## job 5576
// top_module_d11
module top_module_d11(
    i_clk,
    i_reset,
    i_start,
    i_load,
    i_enc_dec,
    i_pt1,
    i_pt2,
    i_key1,
    i_key2,
    i_r,
    o_ct1,
    o_ct2,
    o_done
);
input  i_start;
input  i_clk;
input  i_reset;
input  i_enc_dec;
input  i_load;
input  [191 : 0] i_r;
input  [63 : 0] i_pt1;
input  [63 : 0] i_pt2;
input  [127 : 0] i_key1;
input  [127 : 0] i_key2;
output wire [63 : 0] o_ct1;
output wire [63 : 0] o_ct2;
output wire o_done;
parameter IDLE = 2'b0, ROUND_FW = 2'b10, ROUND_BW = 2'b11, HALT = 2'b01;
reg [3 : 0] rnd_cnt;
reg [3 : 0] rnd_next;
reg  subrnd_cnt;
reg  subrnd_next;
reg [1 : 0] state;
reg [1 : 0] next_state;
reg done_reg;
reg done_next;
reg sel1, sel2, sel3, sel4;
reg [3 : 0] rc_sel;
wire rk_sel;
wire [3 : 0] rc_in_xor;
reg enc_dec_reg;
reg enc_dec_next;
wire  [63:0] RCarray [15 : 0];
reg [63 : 0] RC_in;
assign  RCarray[0]  =  64'h0;
assign  RCarray[1]  =  64'h0;
assign  RCarray[2]  =  64'h0;
assign  RCarray[3]  =  64'h13198a2e03707344;
assign  RCarray[4]  =  64'ha4093822299f31d0;
assign  RCarray[5]  =  64'h082efa98ec4e6c89;
assign  RCarray[6]  =  64'h452821e638d01377;
assign  RCarray[7]  =  64'hbe5466cf34e90c6c;
assign  RCarray[8]  =  64'h7ef84f78fd955cb1;
assign  RCarray[9]  =  64'h85840851f1ac43aa;
assign  RCarray[10] =  64'hc882d32f25323c54;
assign  RCarray[11] =  64'h64a51195e0e3610d;
  ...
Size: roughly 5900 cells after synthesis, ~910 flip-flops, ~58000 µm² of cells after synthesis.
export LEC_CHECK = 0
export ABC_AREA = 0
export CAP_MARGIN = 25
export CELL_PAD_IN_SITES_GLOBAL_PLACEMENT = 3
export CORE_ASPECT_RATIO = 1.46
export CORE_MARGIN = 2
export CORE_UTILIZATION = 72
export CTS_CLUSTER_DIAMETER = 134
export CTS_CLUSTER_SIZE = 14
export HOLD_SLACK_MARGIN = 0.01
export SETUP_SLACK_MARGIN = 0.58
export SLEW_MARGIN = 25
create_clock -name core_clock -period 2.4 [get_ports {i_clk}]
run.sh (not shown) runs the stock make flow with config.mk's settings and CLKGATE_MAP_FILE=.
Status: job 5576 FAILED at global placement without I/O (tool error)
Modified inputs, job 4552 compared to job 5576
--- a/flow/config.mk
+++ b/flow/config.mk
@@ -10,2 +10,2 @@
-export CELL_PAD_IN_SITES_GLOBAL_PLACEMENT = 3
-export CORE_ASPECT_RATIO = 1.46
+export CELL_PAD_IN_SITES_GLOBAL_PLACEMENT = 0
+export CORE_ASPECT_RATIO = 1.05
@@ -13 +13 @@
-export CORE_UTILIZATION = 72
+export CORE_UTILIZATION = 55
@@ -15 +14,0 @@
-export CTS_CLUSTER_SIZE = 14
@@ -17 +16 @@
-export SETUP_SLACK_MARGIN = 0.58
+export PLACE_DENSITY = 0.58
==> flow/constraint.sdc <==
create_clock -name core_clock -period 3.51 [get_ports {i_clk}]
set_input_delay 0.7020 -clock core_clock [delete_from_list [all_inputs] [get_ports {i_clk}]]
set_output_delay 0.7020 -clock core_clock [all_outputs]
set_load 0.01 [all_outputs]
## What came out
The flow completed for job 4552, but it is not clean: the layout still shows negative setup slack. Adder and majority gate portion of the synthesized area: job 5576 vs job 4552 identical. Reported for job 4552 and job 5576, post-synthesis cell area turned out identical to the last digit. Diff job 4552..job 5576 | area fraction in and, or, nand and nor cells | unchanged. Changes observed in job 4552 relative to job 5576: die size shows an increase of 30%; number of rows created at floorplan shrank by 3.2%; share of flip-flops with an asynchronous set or reset did not really move; total core area shows an increase of 31%; die span in y has decreased.
Input-level comparison between job 7682 and job 4552:
==> flow/config.mk <==
export PLATFORM = sky130hd
export DESIGN_NAME = top_module_d11
export DESIGN_NICKNAME = top_module_d11
export VERILOG_FILES = /design/flow/design.v
export SDC_FILE = /design/flow/constraint.sdc
export NUM_CORES = 4
export LEC_CHECK = 0
export ABC_AREA = 1
export CAP_MARGIN = 25
export CELL_PAD_IN_SITES_DETAIL_PLACEMENT = 1
export CELL_PAD_IN_SITES_GLOBAL_PLACEMENT = 3
export CORE_ASPECT_RATIO = 1.46
export CORE_MARGIN = 2
export CORE_UTILIZATION = 30
export CTS_CLUSTER_DIAMETER = 132
export HOLD_SLACK_MARGIN = 0.3
export MIN_ROUTING_LAYER = met2
export PLACE_DENSITY_LB_ADDON = 0.24
export SETUP_SLACK_MARGIN = 0.66
export SLEW_MARGIN = 30
[summary]
- Of job 7682 and job 4552, none finishes clean.
- The flow for job 7682 finished, though final verification flagged negative setup slack.
- Die area | job 7682 > job 4552
- [compare] base=job 4552 new=job 7682: final worst hold slack rose by 0.025 ns; post-route clock period utilization rose by 9.9 points.


top_module_d11 again, from the RTL that the note above started with.
Settings: LEC_CHECK=0, CAP_MARGIN=20, CELL_PAD_IN_SITES_DETAIL_PLACEMENT=1, CORE_ASPECT_RATIO=1.73, CORE_MARGIN=8, CORE_UTILIZATION=40, MAX_ROUTING_LAYER=met4, SLEW_MARGIN=20, TNS_END_PERCENT=65; clock period 6.0 ns.
Then changed:
CELL_PAD_IN_SITES_DETAIL_PLACEMENT = 0   (was 1)
CELL_PAD_IN_SITES_GLOBAL_PLACEMENT = 2   (was not set)
CORE_MARGIN = 10   (was 8)
CORE_UTILIZATION = 30   (was 40)
CTS_CLUSTER_SIZE = 36   (was not set)
GPL_ROUTABILITY_DRIVEN = 0   (was not set)
HOLD_SLACK_MARGIN = 0.04   (was not set)
MAX_ROUTING_LAYER = met5   (was met4)
PLACE_DENSITY = 0.78   (was not set)
SLEW_MARGIN = 5   (was 20)
TNS_END_PERCENT = 50   (was 65)
Effect:
- The changed run passed the timing, design-rule and antenna checks
- global-route usage decreases by 8.9 points
- die size increases by 34%
- setup slack loses 0.099 ns
- utilization shrinks by 12 points
- design area came out higher by 1.9%
- wire length goes up by 1.7%
- clock skew climbs by 0.024 ns
- clock-buffer cell count is higher by 10
- non-clock buffer count rose by 49
Then changed:
CELL_PAD_IN_SITES_DETAIL_PLACEMENT = not set   (was 0)
CELL_PAD_IN_SITES_GLOBAL_PLACEMENT = not set   (was 2)
CORE_ASPECT_RATIO = not set   (was 1.73)
CORE_MARGIN = 2   (was 10)
CORE_UTILIZATION = 66   (was 30)
CTS_CLUSTER_SIZE = not set   (was 36)
GPL_ROUTABILITY_DRIVEN = not set   (was 0)
HOLD_SLACK_MARGIN = not set   (was 0.04)
MAX_ROUTING_LAYER = met4   (was met5)
PLACE_DENSITY = not set   (was 0.78)
SLEW_MARGIN = 20   (was 5)
TNS_END_PERCENT = not set   (was 50)
clock period = 4.52 ns   (was 6.0 ns; I/O delays follow)
Effect:
- The changed run ran to the end with violations: negative setup slack
- cell count shrinks by 13%
- worst hold slack is better by 0.018 ns
- cell area grows by 2.0%
- first-iteration DRC count grows by 97%
- register-to-register slack is worse by 0.78 ns


## beta
top_module_d11 again, from the RTL that the note above started with.
make LEC_CHECK=0 CAP_MARGIN=20 CORE_MARGIN=2 CORE_UTILIZATION=72 CTS_CLUSTER_DIAMETER=178 CTS_CLUSTER_SIZE=99 PLACE_DENSITY=0.41 SETUP_SLACK_MARGIN=0.77 SLEW_MARGIN=20 TNS_END_PERCENT=5 finish   # period 3.38 ns
beta is listed as incomplete: the tool reported an error in 5_1_grt and the run ended there.
Modified inputs, epsilon compared to beta
- SETUP_SLACK_MARGIN now 0.1, was 0.77
- PLACE_DENSITY no longer set, was 0.41
- CTS_CLUSTER_DIAMETER no longer set, was 178
- CTS_CLUSTER_SIZE no longer set, was 99
- TNS_END_PERCENT no longer set, was 5
- CORE_UTILIZATION now 40, was 72
- the clock period (ns, I/O delays scaled along) now 6.0, was 3.38
## What came out
epsilon completed; timing, DRC and antenna clean
Of epsilon and beta, it is epsilon that has the higher vertical extent of the die.
Count of standard-cell rows was higher in the run labelled epsilon.
On share of async-settable or async-resettable flops after synthesis, beta and epsilon are basically level.
epsilon vs. beta: number of flops mapped to enable cells by yosys essentially unchanged, area enclosed by the die boundary increased about 80%, share of the core filled by cells before placement decreased 33 points.


Starting RTL as in the previous note.
Design top_module_d11, start of the top module:
module top_module_d11(
    i_clk,
    i_reset,
    i_start,
    i_load,
    i_enc_dec,
    i_pt1,
    i_pt2,
    i_key1,
    i_key2,
    i_r,
    o_ct1,
    o_ct2,
    o_done
);
export LEC_CHECK = 0
export ABC_AREA = 0
export CAP_MARGIN = 0
export CELL_PAD_IN_SITES_GLOBAL_PLACEMENT = 3
export CORE_ASPECT_RATIO = 1.15
export CORE_MARGIN = 2
export CORE_UTILIZATION = 72
export CTS_CLUSTER_DIAMETER = 134
export CTS_CLUSTER_SIZE = 14
export HOLD_SLACK_MARGIN = 0.01
export PLACE_DENSITY_LB_ADDON = 0.0
export SETUP_SLACK_MARGIN = 0.7
export SLEW_MARGIN = 25
create_clock -name core_clock -period 2.4 [get_ports {i_clk}]
The starting point ended with an error in global placement without I/O (3_1_place_gp_skip_io) with FLW-0024.
Rerun with:
ABC_AREA = 1   (was 0)
CAP_MARGIN = 25   (was 0)
CORE_ASPECT_RATIO = 1.46   (was 1.15)
CORE_MARGIN = 8   (was 2)
CORE_UTILIZATION = 30   (was 72)
CTS_CLUSTER_SIZE = unset   (was 14)
PLACE_DENSITY = 0.95   (was unset)
PLACE_DENSITY_LB_ADDON = unset   (was 0.0)
SETUP_SLACK_MARGIN = unset   (was 0.7)
TNS_END_PERCENT = 5   (was unset)
clock period = 3.51 ns   (was 2.4 ns; I/O delays follow)
=> With this change the flow reached the layout checks and failed them: negative setup slack; die size rises to 2.6 times its value; synthesized area rises by 4.7%; synthesized cell count rises by 33%.
Rerun with:
CELL_PAD_IN_SITES_DETAIL_PLACEMENT = 2   (was unset)
CORE_MARGIN = 2   (was 8)
CORE_UTILIZATION = 34   (was 30)
CTS_CLUSTER_DIAMETER = 132   (was 134)
GPL_ROUTABILITY_DRIVEN = 0   (was unset)
HOLD_SLACK_MARGIN = unset   (was 0.01)
MAX_ROUTING_LAYER = met4   (was unset)
MIN_ROUTING_LAYER = met2   (was unset)
PLACE_DENSITY = unset   (was 0.95)
PLACE_DENSITY_LB_ADDON = 0.24   (was unset)
SETUP_SLACK_MARGIN = 0.66   (was unset)
SLEW_MARGIN = 30   (was 25)
TNS_END_PERCENT = unset   (was 5)
=> This time the run stopped in global routing (5_1_grt), error GRT-0116. Area after synthesis does not change. Synthesized cell count stays the same. Die size came out lower by about a fifth.
Rerun with:
ABC_AREA = 0   (was 1)
CELL_PAD_IN_SITES_DETAIL_PLACEMENT = unset   (was 2)
CELL_PAD_IN_SITES_GLOBAL_PLACEMENT = 0   (was 3)
CORE_ASPECT_RATIO = 0.71   (was 1.46)
CORE_UTILIZATION = 58   (was 34)
CTS_CLUSTER_DIAMETER = 134   (was 132)
GPL_ROUTABILITY_DRIVEN = unset   (was 0)
HOLD_SLACK_MARGIN = 0.01   (was unset)
MAX_ROUTING_LAYER = unset   (was met4)
MIN_ROUTING_LAYER = unset   (was met2)
PLACE_DENSITY_LB_ADDON = unset   (was 0.24)
SETUP_SLACK_MARGIN = -0.22   (was 0.66)
SLEW_MARGIN = 25   (was 30)
=>
- Now the flow finished with negative setup slack left
- area after synthesis is lower by 4.5%
- die size is lower by 44%
- synthesized cell count decreases by 25%


== JK ==
top_module_d11 again, from the RTL that the note above started with.
clock: 3.37 ns
lec_check: 0
cap_margin: 20
core_margin: 2
core_utilization: 72
cts_cluster_diameter: 178
cts_cluster_size: 99
place_density_lb_addon: 0.05
setup_slack_margin: 1.0
slew_margin: 20
tns_end_percent: 5
JK: it failed during 5_1_grt, and the tool reported GRT-0116.
Input changes introduced in MS (baseline for comparison: JK):
Settings: a deleted PLACE_DENSITY_LB_ADDON that had been 0.05; a deleted TNS_END_PERCENT that had been 5; a change of CTS_CLUSTER_SIZE from 99 to 37; a deleted SETUP_SLACK_MARGIN that had been 1.0; a change of CORE_UTILIZATION from 72 to 70; a deleted CTS_CLUSTER_DIAMETER that had been 178; a change of the clock period (ns, I/O delays scaled along) from 3.37 to 4.75.
Findings:
Re post-synthesis share of cell area spent on xor and xnor gates: no difference whatsoever between MS and JK.
From JK to MS the numbers moved as follows: placement-stage cell area went down about 7%; TritonCTS buffer count went up 83.
Nothing crashed in MS and all stages finished; the problem is that the final layout failed, the offending checks being negative setup slack.
MS and JK ended up with nearly the same number of input and output port buffers inserted.
Here is what was changed in the inputs of AL compared with MS.
Settings: CORE_UTILIZATION changed from 70 to 65; CTS_CLUSTER_SIZE removed (was 37); SETUP_SLACK_MARGIN newly set to 0.1; the clock period (ns, I/O delays scaled along) changed from 4.75 to 5.75.
[summary]
- AL closes out successfully: all stages finished, all timing, DRC and antenna checks passed.
- The cell area after placement number comes out lower for AL vs MS.
- The worst setup path endpoint comes out IN_REG_INST1[32].in_reg1.state$_DFFE_PP_ in one run and o_ct1[42] in the other, namely in MS and AL respectively.
- Final period utilization: MS and AL compared, lower one is AL
- Setup WNS MS -> AL: better
> inputs changed (AL -> TR)
Settings: putting ABC_AREA at 1 where nothing was set; putting CTS_CLUSTER_SIZE at 99 where nothing was set; swapping 65 for 64 in CORE_UTILIZATION; swapping 5.75 for 3.57 in the clock period (ns, I/O delays scaled along).
==> results <==
The log for TR ends in 5_1_grt with error GRT-0232, so the run never completed. Against AL, synthesized area in TR rose by a few percent. Width of the chip: higher on TR. The lower per-instance average area after synthesis came out of TR. Compared to AL, TR has number of buffers inserted during clock tree synthesis 2 higher. Diff AL and TR: number of placed cells counting well taps higher in TR.


top_module_d11 again, from the RTL that the note above started with.
==> flow/config.mk <==
export PLATFORM = sky130hd
export DESIGN_NAME = top_module_d11
export DESIGN_NICKNAME = top_module_d11
export VERILOG_FILES = /design/flow/design.v
export SDC_FILE = /design/flow/constraint.sdc
export NUM_CORES = 4
export LEC_CHECK = 0
export ABC_AREA = 0
export CAP_MARGIN = 20
export CORE_MARGIN = 2
export CORE_UTILIZATION = 21
export CTS_CLUSTER_SIZE = 44
export PLACE_DENSITY_LB_ADDON = 0.11
export SETUP_SLACK_MARGIN = 0.1
export SLEW_MARGIN = 20
==> flow/constraint.sdc <==
create_clock -name core_clock -period 7.7 [get_ports {i_clk}]
set_input_delay 1.5400 -clock core_clock [delete_from_list [all_inputs] [get_ports {i_clk}]]
set_output_delay 1.5400 -clock core_clock [all_outputs]
set_load 0.01 [all_outputs]
Rerun with:
Settings changed: ABC_AREA 0 to unset, CORE_UTILIZATION 21 to 58, CTS_CLUSTER_SIZE 44 to 46, PLACE_DENSITY_LB_ADDON 0.11 to unset.
Clock period 7.7 ns to 4.76 ns, I/O delays scaled along.
Register-to-register slack got worse by 1700 ps.
Cell area shrinks by 1.5%.
Clock-buffer cell count drops by 38.
Wire length went down by 24%.
Die size went down by 63%.
Hold slack is worse by 5.5 ps.
Core utilization went up by 46 points.
Non-clock buffer count came out higher by 187.
Rerun with:
Settings changed: CTS_CLUSTER_SIZE 46 to unset, SETUP_SLACK_MARGIN 0.1 to unset.
Clock period 4.76 ns to 3.38 ns, I/O delays scaled along.
Outcome:
- With this change the flow finished but fails on setup timing
- cell count is higher by 13%
- hold slack gets worse by 300 ps
- clock-buffer cell count rises by 23
- core utilization climbs by 16 points
- final area increases by 23%
- area after synthesis does not change
- first-iteration DRC count came out higher by 80%
Rerun with:
Settings changed: CORE_UTILIZATION 58 to 16, SETUP_SLACK_MARGIN set to 0.1.
Clock period 3.38 ns to 7.21 ns, I/O delays scaled along.
The changed run ran to the end with no violations.
First-iteration DRC count goes down by 67%.
Die area goes up to 3.6 times its value.
Critical path depth goes down by 12.
Register-to-register slack gets better by 2400 ps.
Design area goes down by 15%.
Count of clock-buffer cells in the layout goes down by 9.
